==> run a <==
// miniCPU
module miniCPU (
    input [17:0] switches,  
    input ligar,       
    input enviar,      
    input clk,         
    input rst_n,       
    output [7:0] LCD_DATA,
    output LCD_RS,
    output LCD_RW,
    output LCD_EN,
    output LCD_ON,
    output LCD_BLON
);
    wire [2:0] opcode = switches [17:15];
    wire [3:0] reg_dest = switches [14:11];
    wire [3:0] reg_input1 = switches[10:7];
    wire [3:0] reg_input2 = switches [6:3];
    wire signal = switches[6];
    wire [15:0] imediato_module = {10'd0, switches[5:0]};
    wire [15:0] imediato = (signal) ? (-imediato_module) : imediato_module;
    wire [15:0] mem_read_data1;
    wire [15:0] mem_read_data2;
    wire [15:0] alu_result;
    reg write_enable;
    reg [15:0] mem_write;
    reg [1:0] alu_selector;
    reg [15:0] alu_input_2;
    reg soft_reset; 
    wire memory_reset_signal = ligar & ~soft_reset;  
    parameter [2:0] LOAD = 3'b000, ADD = 3'b001, ADDI = 3'b010, SUB = 3'b011,
                    SUBI = 3'b100, MUL = 3'b101, CLEAR = 3'b110, DISPLAY = 3'b111;                   
    memoryCPU Memo (
        .clock(clk),
        .reset(memory_reset_signal),
        .regWrite(write_enable),
        .write_reg_addr(reg_dest),
        .write_data(mem_write),
        .read_reg_addr_1(reg_input1),
        .read_reg_addr_2(reg_input2),
        .read_data_1(mem_read_data1),
        .read_data_2(mem_read_data2)
    );
    aluCPU ALU (
        .data1(mem_read_data1),
        .data2(alu_input_2),
        .sel(alu_selector),
        .result(alu_result)
    );
    reg lcd_start_signal;
    reg [15:0] lcd_value_reg;
    reg [3:0] lcd_reg_idx;
    wire [3:0] current_lcd_reg_idx = (opcode == DISPLAY) ? reg_input1 : reg_dest;
    reg [15:0] current_lcd_value;
    lcd_controller LCD (
  ...
clock: 10.1 ns
lec_check: 0
cap_margin: 15
core_margin: 2
core_utilization: 58
place_density_lb_addon: 0.17
setup_slack_margin: 2.45
slew_margin: 20
tns_end_percent: 95
run.sh (not shown) runs the stock make flow with config.mk's settings and CLKGATE_MAP_FILE=.
==> run b: changes against run a <==
- CAP_MARGIN: 15 -> 20
- CELL_PAD_IN_SITES_DETAIL_PLACEMENT: default -> 2
- CORE_UTILIZATION: 58 -> 44
- CTS_CLUSTER_DIAMETER: default -> 292
- CTS_CLUSTER_SIZE: default -> 76
- MAX_ROUTING_LAYER: default -> met4
- MIN_ROUTING_LAYER: default -> met2
- PLACE_DENSITY: default -> 0.79
- PLACE_DENSITY_LB_ADDON: 0.17 -> default
- SETUP_SLACK_MARGIN: 2.45 -> -0.81
- TNS_END_PERCENT: 95 -> 80
==> flow/constraint.sdc (replaced) <==
create_clock -name core_clock -period 15.9 [get_ports {clk}]
set_input_delay 3.1800 -clock core_clock [delete_from_list [all_inputs] [get_ports {clk}]]
set_output_delay 3.1800 -clock core_clock [all_outputs]
set_load 0.01 [all_outputs]
==> results <==
Run b failed in global routing. Run a passed the timing, DRC and antenna checks. In synthesized area, run b and run a do not differ. Synthesized cell count is the same in run a and run b. Against run b, the die size of run a is smaller by about 24%.
==> figures <==
item                                                             run b           run a
Core region area                                             78900 um2       60000 um2
H-tree depth                                                         1               2
Detailed placement HPWL                                         145 mm         82.7 mm
Post-CTS Setup Inserts                                               0             187
Total die size                                               81900 um2       62400 um2
Die boundary width                                              286 um          250 um
Number of gates resized after CTS                                    0             373
RD Place Congestion                                               1.07           0.969
Place WS                                                       3090 ps          344 ps
Init Core Util                                                   44.4%           58.4%
Outcome                                                 did not finish  finished clean
Failing step                                            global routing               -
Number of cell rows                                                103              90
Placed Instances                                                  4807            4633
Number of buffers inserted during clock tree synthesis               9              46

========
==> 05-13 <==
Starting RTL as in the previous note.
make LEC_CHECK=0 CAP_MARGIN=20 CORE_MARGIN=2 CORE_UTILIZATION=40 SETUP_SLACK_MARGIN=0.84 SLEW_MARGIN=20 finish   # period 12.1 ns
==> 11-24: changes against 05-13 <==
--- a/flow/config.mk
+++ b/flow/config.mk
@@ -7,6 +7,5 @@
 export LEC_CHECK = 0
 export CAP_MARGIN = 20
 export CORE_MARGIN = 2
-export CORE_UTILIZATION = 40
-export SETUP_SLACK_MARGIN = 0.84
+export CORE_UTILIZATION = 25
 export SLEW_MARGIN = 20
==> notes <==
Against 05-13, the combinational power of 11-24 is larger by about 1%. Between 05-13 and 11-24, the lower sequential share of layout area is in 11-24 (gap 0.65 points). In clock power, 11-24 and 05-13 hardly differ. Of 11-24 and 05-13, 05-13 has the higher register-to-register slack (gap 0.30 ns). 05-13 finished with timing, DRC and antenna clean. 11-24 completed without violations. In area after synthesis, 05-13 and 11-24 do not differ. In 11-24 the routed wire length is smaller than in 05-13, by about 1.5%.

========
==> run A: inputs <==
miniCPU again, from the RTL that the note above started with.
clock: 20.0 ns
lec_check: 0
cap_margin: 0
cell_pad_in_sites_detail_placement: 2
core_margin: 2
core_utilization: 57
gpl_routability_driven: 0
place_density: 0.47
slew_margin: 25
tns_end_percent: 20
==> run F (differences from run A) <==
Settings changed: ABC_AREA from default to 1, CAP_MARGIN 0 to 20, CELL_PAD_IN_SITES_DETAIL_PLACEMENT 2 to default, CORE_UTILIZATION 57 to 61, GPL_ROUTABILITY_DRIVEN 0 to default, PLACE_DENSITY 0.47 to default, SLEW_MARGIN 25 to 20, TNS_END_PERCENT 20 to default.
==> flow/constraint.sdc (replaced) <==
create_clock -name core_clock -period 10.5 [get_ports {clk}]
set_input_delay 2.1000 -clock core_clock [delete_from_list [all_inputs] [get_ports {clk}]]
set_output_delay 2.1000 -clock core_clock [all_outputs]
set_load 0.01 [all_outputs]
==> flow_metrics.rpt <==
PHYSICAL IMPLEMENTATION REPORT
----------------------------------------------------
[Status]
  Status ........................ did not finish
  Tool Error ........................ [ERROR DPL-0033] detailed placement checks failed during check placement.
  Terminating stage of the flow ........................ detailed placement

[Logic synthesis]
  Post-synthesis mux area share ........................ 9.522%
  Register area share after synthesis ........................ 31.68%
  Commonest cells post-synth ........................ sky130_fd_sc_hd__nand2_1 (306), sky130_fd_sc_hd__nor2_1 (276), sky130_fd_sc_hd__mux2_2 (266)
  Basic Gates by Area ........................ 16.90%
  Mapped Cells ........................ 3,892
  Area fraction in full adders, half adders and majority gates ........................ 8.876%
  Synth top area share ........................ 18.70%
  Xor/xnor share of the synthesized area ........................ 4.511%
  Number of distinct standard cells referenced by the synthesized netlist ........................ 121
  Per-instance average area after synthesis ........................ 9.007 um2
  Post-Synth AOI/OAI Area ........................ 23.69%
  Synth area leaders ........................ sky130_fd_sc_hd__dfrtp_1 (19%), sky130_fd_sc_hd__edfxtp_1 (11%), sky130_fd_sc_hd__mux2_2 (8.5%), sky130_fd_sc_hd__fa_1 (4.6%), sky130_fd_sc_hd__a22oi_1 (4.3%)

[Floorplanning]
  Area of the placeable core ........................ 60,580 um2
  Overall chip area ........................ 63,500 um2

----------------------------------------------------
# the run above: run A

==> flow_metrics.rpt <==
==== FLOW RESULTS ====
----------------------------------------------------
[Timing]
  Maximum frequency from static timing analysis ........................ 0.1009 GHz
  Setup repair after global routing missed its margin ........................ no

[Logic synthesis]
  Commonest cells post-synth ........................ sky130_fd_sc_hd__nand2_1 (1,265), sky130_fd_sc_hd__inv_1 (662), sky130_fd_sc_hd__nor2_1 (485)
  Post-Synth AOI/OAI Area ........................ 15.46%
  Xor/xnor share of the synthesized area ........................ 3.335%
  Synth area leaders ........................ sky130_fd_sc_hd__dfrtp_1 (19%), sky130_fd_sc_hd__nand2_1 (14%), sky130_fd_sc_hd__edfxtp_1 (12%), sky130_fd_sc_hd__inv_1 (7.3%), sky130_fd_sc_hd__o21ai_0 (6.7%)
  Mapped Cells ........................ 4,825
  Basic Gates by Area ........................ 29.52%
  Post-synthesis mux area share ........................ 0.02932%
  Per-instance average area after synthesis ........................ 7.076 um2
  Number of distinct standard cells referenced by the synthesized netlist ........................ 80
  Register area share after synthesis ........................ 32.53%

[Floorplanning]
  Area of the placeable core ........................ 55,200 um2
  Overall chip area ........................ 57,880 um2

[GRT]
  First-pass GRT wire length ........................ 166,800 um

[Worst setup path]
  Longest individual stage delay on the worst path ........................ 0.57 ns

[Detailed routing]
  Vias per Instance ........................ 5.840

[Clocking]
  Number of buffers inserted for hold repair after clock tree synthesis ........................ 0

[Status]
  Status ........................ no timing/DRC/antenna violations

----------------------------------------------------
# the run above: run F


========
==> inputs of 11-10 <==
Starting RTL as in the previous note.
Settings: LEC_CHECK=0, CAP_MARGIN=20, CORE_ASPECT_RATIO=0.72, CORE_MARGIN=2, CORE_UTILIZATION=72, CTS_CLUSTER_SIZE=37, MAX_ROUTING_LAYER=met4, PLACE_DENSITY=0.65, SLEW_MARGIN=20; clock period 8.87 ns.
==> 02-07 (differences from 11-10) <==
CORE_ASPECT_RATIO = not set   (was 0.72)
CORE_UTILIZATION = 53   (was 72)
CTS_CLUSTER_SIZE = not set   (was 37)
MAX_ROUTING_LAYER = not set   (was met4)
PLACE_DENSITY = 0.47   (was 0.65)
==> flow/constraint.sdc (replaced) <==
create_clock -name core_clock -period 20.0 [get_ports {clk}]
set_input_delay 4.0000 -clock core_clock [delete_from_list [all_inputs] [get_ports {clk}]]
set_output_delay 4.0000 -clock core_clock [all_outputs]
set_load 0.01 [all_outputs]
==> 12-08 (differences from 11-10) <==
CAP_MARGIN = 15   (was 20)
CORE_ASPECT_RATIO = 1.01   (was 0.72)
CORE_MARGIN = 10   (was 2)
CORE_UTILIZATION = 30   (was 72)
CTS_CLUSTER_SIZE = 85   (was 37)
HOLD_SLACK_MARGIN = 0.13   (was not set)
MAX_ROUTING_LAYER = not set   (was met4)
PLACE_DENSITY = not set   (was 0.65)
PLACE_DENSITY_LB_ADDON = 0.17   (was not set)
SETUP_SLACK_MARGIN = 2.45   (was not set)
SLEW_MARGIN = 5   (was 20)
TNS_END_PERCENT = 95   (was not set)
==> flow/constraint.sdc (replaced) <==
create_clock -name core_clock -period 17.1 [get_ports {clk}]
set_input_delay 3.4200 -clock core_clock [delete_from_list [all_inputs] [get_ports {clk}]]
set_output_delay 3.4200 -clock core_clock [all_outputs]
set_load 0.01 [all_outputs]
==> notes <==
02-07 passed the timing, DRC and antenna checks. 11-10 completed, yet does not pass: negative setup slack. 12-08 finished clean.
Synthesized cell count is the same in 02-07 and 12-08.
First-iteration DRC count: 11-10 > 02-07 > 12-08.
Sequential cell count is the same in 11-10 and 12-08.
In 11-10 the via count is larger than in 02-07, by about 15%.
Between 11-10 and 02-07, the lower global-route usage is in 02-07 (gap 16 points).
Cell area, lowest first: 02-07, 12-08, 11-10.
==> figures <==
quantity                                                                      02-07                 11-10            12-08
Status                                             no timing/DRC/antenna violations       failed layout checks  no timing/DRC/antenna violations
Violated checks                                                                   -  negative setup slack                -
Post-route insts no fill                                                       4715                  4846             5379
Destination of the critical timing path                             LCD.digit_10[3]       LCD.digit_10[2]  LCD.digit_10[3]
Total met2 wirelength after detailed routing                          56900 microns         52700 microns    58400 microns
Detailed-routing wirelength on met1                                   47800 microns         47700 microns    57000 microns
Data required time of the critical path                                    20320 ps               9230 ps         17430 ps
Clock slew seen by the registers of the worst setup and hold paths            50 ps                 70 ps            70 ps
Effective utilization at floorplan                                            53.4%                 73.1%            30.3%
Wire length on met3                                                   10600 microns         25600 microns     9660 microns
Via count                                                                     32518                 37485            31340
WHS Endpoint                                                        alu_selector[0]            LCD.lcd_en       LCD.lcd_en
Endpoint of the most critical register-to-register path             LCD.digit_10[3]       LCD.digit_10[2]  LCD.digit_10[3]
Number of instances resized during post-cts repair                                0                    44                0
Sum of negative setup slack                                                    0 ps               -544 ps             0 ps
Power figures rest on the tool's default switching activity, not on a simulated workload.
